Design snack, start of the top module:
module snack(
    input ps2_data,
    input ps2_clk,
    input clk,
    input [1:0] speed_mode,
    input rst_n,
    input key,
    output hsync,
    output vsync,
    output beep,
    output [3:0] vga_r,
    output [3:0] vga_g,
    output [3:0] vga_b
    );
clock: 6.78 ns
lec_check: 0
abc_area: 1
cap_margin: 0
cell_pad_in_sites_detail_placement: 2
cell_pad_in_sites_global_placement: 0
core_margin: 2
core_utilization: 41
cts_cluster_size: 95
gpl_routability_driven: 0
hold_slack_margin: -0.04
max_routing_layer: met4
min_routing_layer: met2
place_density_lb_addon: 0.3
setup_slack_margin: 0.85
slew_margin: 20
tns_end_percent: 75
run.sh (not shown) runs the stock make flow with config.mk's settings and CLKGATE_MAP_FILE=.
The first run aborted during global routing (5_1_grt) on GRT-0116.
Then changed:
==> flow/config.mk (replaced) <==
export PLATFORM = sky130hd
export DESIGN_NAME = snack
export DESIGN_NICKNAME = snack
export VERILOG_FILES = /design/flow/design.v
export SDC_FILE = /design/flow/constraint.sdc
export NUM_CORES = 4
export LEC_CHECK = 0
export CAP_MARGIN = 20
export CORE_MARGIN = 2
export CORE_UTILIZATION = 40
export SLEW_MARGIN = 20
==> flow/constraint.sdc (replaced) <==
create_clock -name core_clock -period 8.48 [get_ports {clk}]
set_input_delay 1.6960 -clock core_clock [delete_from_list [all_inputs] [get_ports {clk}]]
set_output_delay 1.6960 -clock core_clock [all_outputs]
set_load 0.01 [all_outputs]
After rerunning: Now the flow completed without violations. Synthesized area went down by a few percent. Die area went down slightly. Synthesized cell count went down by roughly a tenth.

========
## north
Starting RTL as in the previous note.
Design snack, start of the top module:
module snack(
    input ps2_data,
    input ps2_clk,
    input clk,
    input [1:0] speed_mode,
    input rst_n,
    input key,
    output hsync,
    output vsync,
    output beep,
    output [3:0] vga_r,
    output [3:0] vga_g,
    output [3:0] vga_b
    );
==> flow/config.mk <==
export PLATFORM = sky130hd
export DESIGN_NAME = snack
export DESIGN_NICKNAME = snack
export VERILOG_FILES = /design/flow/design.v
export SDC_FILE = /design/flow/constraint.sdc
export NUM_CORES = 4
export LEC_CHECK = 0
export ABC_AREA = 1
export CAP_MARGIN = 0
export CELL_PAD_IN_SITES_DETAIL_PLACEMENT = 2
export CELL_PAD_IN_SITES_GLOBAL_PLACEMENT = 0
export CORE_MARGIN = 2
export CORE_UTILIZATION = 41
export CTS_CLUSTER_SIZE = 95
export GPL_ROUTABILITY_DRIVEN = 0
export GPL_TIMING_DRIVEN = 0
export HOLD_SLACK_MARGIN = -0.04
export MAX_ROUTING_LAYER = met5
export MIN_ROUTING_LAYER = met2
export PLACE_DENSITY_LB_ADDON = 0.3
export SETUP_SLACK_MARGIN = 0.85
export SLEW_MARGIN = 20
export TNS_END_PERCENT = 75
==> flow/constraint.sdc <==
create_clock -name core_clock -period 10.3 [get_ports {clk}]
set_input_delay 2.0600 -clock core_clock [delete_from_list [all_inputs] [get_ports {clk}]]
set_output_delay 2.0600 -clock core_clock [all_outputs]
set_load 0.01 [all_outputs]
Flow for north halted at 3_5_place_dp, error code DPL-0033.
Relative to north, the following input files were edited for south:
Settings: CELL_PAD_IN_SITES_DETAIL_PLACEMENT no longer set, was 2; MIN_ROUTING_LAYER no longer set, was met2; GPL_TIMING_DRIVEN no longer set, was 0; ABC_AREA no longer set, was 1; CTS_CLUSTER_SIZE no longer set, was 95; SETUP_SLACK_MARGIN no longer set, was 0.85; HOLD_SLACK_MARGIN no longer set, was -0.04; CAP_MARGIN now 20, was 0; TNS_END_PERCENT no longer set, was 75; PLACE_DENSITY_LB_ADDON no longer set, was 0.3; CORE_UTILIZATION now 59, was 41; CELL_PAD_IN_SITES_GLOBAL_PLACEMENT no longer set, was 0; GPL_ROUTABILITY_DRIVEN no longer set, was 0; MAX_ROUTING_LAYER no longer set, was met5; the clock period (ns, I/O delays scaled along) now 10.4, was 10.3.
==> comparison <==
- south was carried through to the last stage, and its layout satisfied the timing, DRC and antenna checks.
- Looking at number of cells in the yosys synthesis report across north and south, the one that comes out higher is north.
- Between north and south, multiplexer area fraction after synthesis is higher for south, north comes in under that.
- Compared with north, south shows a higher starting density of the core.
- Share of synthesized cell area in and-or and or-and compound cells: south vs north up 1.2 points
- Compared to north, south has die size about 33% lower.
- Against north, south comes in 1 higher on number of buffers added on ports.
- Number of unique standard cell types used by synthesis: south > north
- Delta (south minus north): synthesized cell count lost 1040, area of the placeable core -33%.
- Synthesized area (south vs. north) decreases by a few percent
- Comparing north and south, the lower area reported by Yosys stat was measured on south.

========
snack again, from the RTL that the note above started with.
// snack
module snack(
    input ps2_data,
    input ps2_clk,
    input clk,
    input [1:0] speed_mode,
    input rst_n,
    input key,
    output hsync,
    output vsync,
    output beep,
    output [3:0] vga_r,
    output [3:0] vga_g,
    output [3:0] vga_b
    );
make LEC_CHECK=0 ABC_AREA=1 CAP_MARGIN=20 CORE_MARGIN=2 CORE_UTILIZATION=65 CTS_CLUSTER_SIZE=80 MAX_ROUTING_LAYER=met4 MIN_ROUTING_LAYER=met1 SETUP_SLACK_MARGIN=5.0 SLEW_MARGIN=20 finish   # period 40.0 ns
Rerun with:
- ABC_AREA: 1 -> not set
- CORE_UTILIZATION: 65 -> 25
- CTS_CLUSTER_SIZE: 80 -> not set
- MAX_ROUTING_LAYER: met4 -> not set
- MIN_ROUTING_LAYER: met1 -> not set
- SETUP_SLACK_MARGIN: 5.0 -> not set
- clock period: 40.0 -> 61.2 ns (I/O delays scaled with it)
What happened: Hold slack improved by 0.0061 ns; final area is about the same; die size increases by well over a third.
Rerun with:
- ABC_AREA: not set -> 1
- CORE_UTILIZATION: 25 -> 68
- CTS_CLUSTER_DIAMETER: not set -> 294
- clock period: 61.2 -> 20.2 ns (I/O delays scaled with it)
The new run went through all stages and came out clean.
Clock-buffer cell count is higher by 3.
Worst setup slack loses 33 ns.
Worst hold slack gets worse by 0.0038 ns.
Area after synthesis came out higher by 3.6%.
Via count rose by 8.6%.
Non-clock buffer count goes down by 4.
Die size falls by 62%.
Synthesized cell count came out higher by 16%.
Final area hardly moves.
Clock power is higher to 2.9 times its value.
Sequential share of layout area is about the same.

========
Starting RTL as in the previous note.
clock: 5.7 ns
lec_check: 0
abc_area: 1
cap_margin: 30
cell_pad_in_sites_detail_placement: 0
cell_pad_in_sites_global_placement: 0
core_margin: 2
core_utilization: 72
cts_cluster_diameter: 79
cts_cluster_size: 14
hold_slack_margin: 0.29
min_routing_layer: met1
place_density_lb_addon: 0.03
setup_slack_margin: 1.39
slew_margin: 20
The starting point passed the timing, DRC and antenna checks.
Then changed:
ABC_AREA = not set   (was 1)
CTS_CLUSTER_DIAMETER = not set   (was 79)
CTS_CLUSTER_SIZE = not set   (was 14)
HOLD_SLACK_MARGIN = not set   (was 0.29)
PLACE_DENSITY = 0.69   (was not set)
PLACE_DENSITY_LB_ADDON = not set   (was 0.03)
SETUP_SLACK_MARGIN = 1.7   (was 1.39)
Clock power is higher by about 27%.
Design area is lower by 1.3%.
Hold slack improves by 0.022 ns.
Power is higher by about 5%.
Global-route usage is higher by 0.57 points.
Synthesized cell count is lower by about 13%.
Worst setup slack degrades by 0.43 ns.
Clock skew is lower by 0.0034 ns.
Final cell count is lower by about 13%.
Sequential power is about the same.
Then changed:
ABC_AREA = 1   (was not set)
CTS_CLUSTER_SIZE = 14   (was not set)
PLACE_DENSITY = not set   (was 0.69)
PLACE_DENSITY_LB_ADDON = 0.03   (was not set)
Result: The changed run completed with no timing, DRC or antenna violations; via count climbs by about 9%; worst setup slack is better by 0.43 ns; register-to-register slack is better by 0.43 ns; combinational power climbs by 15%; clock skew climbs by 0.0097 ns; worst hold slack is worse by 0.025 ns; wire length climbs by about 3.5%; core utilization drops by 0.58 points; design area climbs by 2.9%.
Then changed:
CAP_MARGIN = 10   (was 30)
CTS_CLUSTER_DIAMETER = 371   (was not set)
CTS_CLUSTER_SIZE = 17   (was 14)
PLACE_DENSITY_LB_ADDON = 0.02   (was 0.03)
SETUP_SLACK_MARGIN = -0.4   (was 1.7)
The changed run ran to the end with no violations.
Core utilization fell by 1.8 points.
Wire length fell by about 2.5%.
Final area fell by 2.4%.
Worst setup slack degrades by 0.18 ns.
Synthesized area stays the same.
Power fell by about 16%.
Flip-flop count is unchanged.

========
Starting RTL as in the previous note.
==> flow/design.v (excerpt) <==
module snack(
    input ps2_data,
    input ps2_clk,
    input clk,
    input [1:0] speed_mode,
    input rst_n,
    input key,
    output hsync,
    output vsync,
    output beep,
    output [3:0] vga_r,
    output [3:0] vga_g,
    output [3:0] vga_b
    );
export LEC_CHECK = 0
export ABC_AREA = 1
export CAP_MARGIN = 20
export CORE_MARGIN = 2
export CORE_UTILIZATION = 72
export CTS_CLUSTER_DIAMETER = 232
export PLACE_DENSITY = 0.64
export SETUP_SLACK_MARGIN = 2.08
export SLEW_MARGIN = 20
create_clock -name core_clock -period 16.4 [get_ports {clk}]
Change:
ABC_AREA = default   (was 1)
CTS_CLUSTER_DIAMETER = default   (was 232)
CTS_CLUSTER_SIZE = 10   (was default)
PLACE_DENSITY = default   (was 0.64)
SETUP_SLACK_MARGIN = 1.69   (was 2.08)
clock period = 5.7 ns   (was 16.4 ns; I/O delays follow)
Die area falls by 3.4%.
Register-to-register slack loses 11000 ps.
Clock-buffer cell count increases by 15.
Critical path depth climbs by 11.
Change:
CAP_MARGIN = 5   (was 20)
CTS_CLUSTER_SIZE = 56   (was 10)
HOLD_SLACK_MARGIN = 0.23   (was default)
PLACE_DENSITY_LB_ADDON = 0.0   (was default)
SETUP_SLACK_MARGIN = 1.7   (was 1.69)
Result: Synthesized cell count does not change; die area is unchanged; maximum frequency drops by 2.0%; count of clock-buffer cells in the layout went down by 14; non-clock buffer count grows by 5.
Change:
ABC_AREA = 1   (was default)
CAP_MARGIN = 20   (was 5)
CTS_CLUSTER_DIAMETER = 317   (was default)
CTS_CLUSTER_SIZE = 17   (was 56)
HOLD_SLACK_MARGIN = 0.29   (was 0.23)
PLACE_DENSITY = 0.69   (was default)
PLACE_DENSITY_LB_ADDON = default   (was 0.0)
SETUP_SLACK_MARGIN = -0.38   (was 1.7)
First-iteration DRC count climbs by roughly a tenth. Cell area climbs slightly. Hold slack got worse by 20 ps. Wire length barely changes.

========
Starting RTL as in the previous note.
## snack
module snack(
    input ps2_data,
    input ps2_clk,
    input clk,
    input [1:0] speed_mode,
    input rst_n,
    input key,
    output hsync,
    output vsync,
    output beep,
    output [3:0] vga_r,
    output [3:0] vga_g,
    output [3:0] vga_b
    );
clock: 15.4 ns
lec_check: 0
abc_area: 1
cap_margin: 0
core_margin: 2
core_utilization: 72
cts_cluster_diameter: 232
hold_slack_margin: 0.29
place_density: 0.64
setup_slack_margin: -0.92
slew_margin: 40
The first run produced a clean layout.
Edit:
- ABC_AREA: 1 -> unset
- CAP_MARGIN: 0 -> 20
- CORE_UTILIZATION: 72 -> 58
- CTS_CLUSTER_DIAMETER: 232 -> unset
- HOLD_SLACK_MARGIN: 0.29 -> unset
- PLACE_DENSITY: 0.64 -> unset
- SETUP_SLACK_MARGIN: -0.92 -> unset
- SLEW_MARGIN: 40 -> 20
- clock period: 15.4 -> 16.4 ns (I/O delays scaled with it)
The new run passed the timing, DRC and antenna checks.
Total power shrinks by about 10%.
Routed wire length rose by about 1.2%.
Critical path depth fell by 5.
Via count decreases by about 10%.
Edit:
- CORE_UTILIZATION: 58 -> 40
- SETUP_SLACK_MARGIN: unset -> 0.51
- clock period: 16.4 -> 10.3 ns (I/O delays scaled with it)
Result:
- The new run completed without violations
- global-route usage fell by 10 points
- final cell count rose by 7.2%
- cell area rose by about 1.7%
- non-clock buffer count rose by 8
- clock skew barely changes
- core utilization fell by 19 points
Edit:
- CORE_UTILIZATION: 40 -> 72
- PLACE_DENSITY_LB_ADDON: unset -> 0.0
- SETUP_SLACK_MARGIN: 0.51 -> 1.7
- clock period: 10.3 -> 5.7 ns (I/O delays scaled with it)
What happened: The new run produced a clean layout. Via count came out higher by 4.3%. Wire length came out lower by 2.4%. Sequential power rises by 82%. Hold slack is better by 8.3 ps. Die area falls by 44%.

========
snack again, from the RTL that the note above started with.
clock: 12.4 ns
lec_check: 0
cap_margin: 20
core_aspect_ratio: 0.75
core_margin: 2
core_utilization: 57
cts_cluster_size: 30
gpl_timing_driven: 1
place_density_lb_addon: 0.09
setup_slack_margin: 3.62
slew_margin: 20
tns_end_percent: 90
Next try:
CORE_ASPECT_RATIO = not set   (was 0.75)
CORE_UTILIZATION = 55   (was 57)
CTS_CLUSTER_SIZE = not set   (was 30)
GPL_TIMING_DRIVEN = not set   (was 1)
PLACE_DENSITY_LB_ADDON = not set   (was 0.09)
SETUP_SLACK_MARGIN = not set   (was 3.62)
TNS_END_PERCENT = not set   (was 90)
clock period = 10.7 ns   (was 12.4 ns; I/O delays follow)
Outcome:
- total power climbs by about a fifth
- global-route usage drops by 0.71 points
- design area is about the same
- via count drops slightly
- core utilization drops by 2.0 points

========
## tundra
Starting RTL as in the previous note.
Settings: LEC_CHECK=0, ABC_AREA=0, CAP_MARGIN=20, CELL_PAD_IN_SITES_DETAIL_PLACEMENT=2, CELL_PAD_IN_SITES_GLOBAL_PLACEMENT=1, CORE_MARGIN=2, CORE_UTILIZATION=52, CTS_CLUSTER_SIZE=63, GPL_ROUTABILITY_DRIVEN=1, MAX_ROUTING_LAYER=met5, MIN_ROUTING_LAYER=met1, PLACE_DENSITY=0.64, SETUP_SLACK_MARGIN=1.59, SLEW_MARGIN=20, TNS_END_PERCENT=30; clock period 6.66 ns.
detailed placement (3_5_place_dp): tundra exited with error
The inputs of harbor differ from those of tundra as listed below.
- swapping 1.59 for 1.49 in SETUP_SLACK_MARGIN
- clearing MIN_ROUTING_LAYER, which used to be met1
- clearing MAX_ROUTING_LAYER, which used to be met5
- clearing CTS_CLUSTER_SIZE, which used to be 63
- swapping 52 for 72 in CORE_UTILIZATION
- clearing GPL_ROUTABILITY_DRIVEN, which used to be 1
- clearing ABC_AREA, which used to be 0
- clearing PLACE_DENSITY, which used to be 0.64
- clearing CELL_PAD_IN_SITES_DETAIL_PLACEMENT, which used to be 2
- clearing CELL_PAD_IN_SITES_GLOBAL_PLACEMENT, which used to be 1
- clearing TNS_END_PERCENT, which used to be 30
- swapping 6.66 for 5.7 in the clock period (ns, I/O delays scaled along)
==> results <==
Cmp harbor and tundra / die width / lower: harbor
harbor reached the final stage; the timing, DRC and antenna checks on its layout passed.
Compared with tundra, harbor shows a higher final weighted congestion of routability-driven global placement.
| die size | harbor vs tundra | about 27% lower |
tundra -> harbor: area of the core region decreased by more than a quarter
Inputs modified between harbor and maple:
- SETUP_SLACK_MARGIN now 1.68, was 1.49
- CTS_CLUSTER_SIZE now 18, previously not set
- ABC_AREA now 1, previously not set
- PLACE_DENSITY_LB_ADDON now 0.19, previously not set
- HOLD_SLACK_MARGIN now 0.29, previously not set
--- outcome ---
maple vs harbor: wire length reported by the detailed router up in maple. Taking harbor as the reference, in maple cell count along the critical path went up 7; worst relative slew slack shows an increase of 5.5 points; effective utilization at floorplan saw little to no change. Looking at sequential-to-total area share from yosys stat, maple sits 0.90 points lower than harbor does. Changes observed in maple relative to harbor: delay of the slowest cell on the worst path climbed 0.17 ns, global-route wire length before repair climbed 2.9%, cell count after placement climbed 1223. Comparing harbor and maple, combinational share of power is lower on harbor. Setup slack after layout for maple: 0.64 ns up relative to harbor.
Modified inputs, lagoon compared to maple
- changing SETUP_SLACK_MARGIN from 1.68 to -0.38
- setting CTS_CLUSTER_DIAMETER to 317 for the first time
### Flow results
lagoon: sequential group share of total power 6.3 points above maple. lagoon has total power density per cell area below what maple had. Summary: wire length, lagoon better than maple. Cell count: maple and lagoon compared, higher one is maple. Looking only at clock tree buffer count of the final layout, and setting everything else aside, the lower value of maple and lagoon goes to lagoon.
No activity file was given, so power comes from the tool's default toggle rates.
